==> v29: inputs <==
Design arbiter_puf, start of the top module:
module arbiter_puf #(parameter challenge_size = 8, response_width = 24)
					(input logic [challenge_size-1 : 0] challenge,
					input logic clk, reset,
					output logic [response_width-1 : 0] response);
logic [challenge_size-1 : 0] out_lfsr;
logic [31:0] out_muxchain;
logic temp_out_mux1, temp_out_mux2;
logic out_mux1, out_mux2, en;
logic [7:0] count;
logic temp_comp;
logic [response_width-1 : 0] temp_response;
lfsr #(challenge_size) lfsr1(.clk(clk), .en_lfsr(en), .reset(reset), .in_lfsr(challenge), .out_lfsr(out_lfsr));
logic [7:0] out_chain0, out_chain1;
chain c0 (.in(en), .clk(clk), .reset(reset), .challenge(out_lfsr), .out_chain(out_chain0));
chain c1 (.in(en), .clk(clk), .reset(reset), .challenge(out_lfsr), .out_chain(out_chain1));
assign out_muxchain[7:0] = out_chain0;
assign out_muxchain[15:8] = out_chain1;
assign out_muxchain[31:16] = '0;
  ...
clock: 3.76 ns
lec_check: 0
cap_margin: 0
core_margin: 2
core_utilization: 65
hold_slack_margin: 0.29
setup_slack_margin: 0.93
slew_margin: 20
tns_end_percent: 5
run.sh (not shown) runs the stock make flow with config.mk's settings and CLKGATE_MAP_FILE=.
==> v14: changes against v29 <==
--- a/flow/config.mk
+++ b/flow/config.mk
@@ -8,7 +8,9 @@
 export CAP_MARGIN = 0
+export CELL_PAD_IN_SITES_DETAIL_PLACEMENT = 1
 export CORE_MARGIN = 2
-export CORE_UTILIZATION = 65
-export HOLD_SLACK_MARGIN = 0.29
-export SETUP_SLACK_MARGIN = 0.93
+export CORE_UTILIZATION = 67
+export CTS_CLUSTER_SIZE = 71
+export GPL_TIMING_DRIVEN = 1
+export MAX_ROUTING_LAYER = met5
 export SLEW_MARGIN = 20
-export TNS_END_PERCENT = 5
+export TNS_END_PERCENT = 40
==> flow/constraint.sdc (replaced) <==
create_clock -name core_clock -period 2.39 [get_ports {clk}]
set_input_delay 0.4780 -clock core_clock [delete_from_list [all_inputs] [get_ports {clk}]]
set_output_delay 0.4780 -clock core_clock [all_outputs]
set_load 0.01 [all_outputs]
==> v12: changes against v29 <==
==> flow/config.mk (replaced) <==
export PLATFORM = sky130hd
export DESIGN_NAME = arbiter_puf
export DESIGN_NICKNAME = arbiter_puf
export VERILOG_FILES = /design/flow/design.v
export SDC_FILE = /design/flow/constraint.sdc
export NUM_CORES = 4
export LEC_CHECK = 0
export CAP_MARGIN = 20
export CORE_MARGIN = 2
export CORE_UTILIZATION = 40
export SLEW_MARGIN = 20
==> flow/constraint.sdc (replaced) <==
create_clock -name core_clock -period 5.89 [get_ports {clk}]
set_input_delay 1.1780 -clock core_clock [delete_from_list [all_inputs] [get_ports {clk}]]
set_output_delay 1.1780 -clock core_clock [all_outputs]
set_load 0.01 [all_outputs]
==> run summary <==
Results of an implementation run.

The run finished with no timing, DRC or antenna violations. The script logs the mean routed wire length per placed instance as 16.6 um. After layout, the inverter instance count without clock inverters stands at 98. The setup slack of the most critical reg-to-reg path is around 1.4 ns. Wire segments on met2 add up to about 150,000 um in the final route. The reported sequential group power is between 40 and 50 mW. The part of the total power dissipated in the clock network is 0.487. The number of global-route vias before repair came to 101,534. After clock tree synthesis, the flow added hold-fix buffers numbering 1. Per STA, the worst path is made up of clkdlybuf4s50_1. The number of maximum-capacitance violations recorded for the run is 0.
Source of the figures above: v29

==> run summary <==
Implementation results

The main kind of combinational logic by area is XOR/XNOR gates. The tool reported: "[ERROR DPL-0033] detailed placement checks failed during check placement". In the synthesized netlist, the number of instances is 14,215. Summing all multiplexer cells gives an area fraction of 0.00764. Note, the detailed placer reported a final HPWL of 290,000 um. Progress stopped at 4_1_cts. The run stopped with a tool error.

Per the synthesis report, the number of distinct cell types is 34. The sequential cell area fraction in the yosys report is 0.532. Of the post-synthesis cell area, the dominant cell type holds 0.521. The synthesized net count is approximately 14,000.
Source of the figures above: v14

==> run summary <==
Results of an implementation run.

The sequential cell count is 3,842. The number of cells traversed by the worst hold path is 1. The routed wire length per instance is around 15 um. For reference, the critical path cell chain is clkdlybuf4s50_1. The internal cell power is ~43 mW. The worst register-to-register path has a setup slack of 3.08 ns. The number of global-route vias before repair is between 90,000 and 100k. The hold-fix buffer count after cts is 0. The flow ran to the end and the layout has no timing, DRC or antenna violations. The layout has 98 inverters outside the clock class.

The total length of routed met2 wires is between 100,000 and 150,000 um. The power report attributes to the clock group a share of 0.500.
Source of the figures above: v12

Power figures rest on the tool's default switching activity, not on a simulated workload.
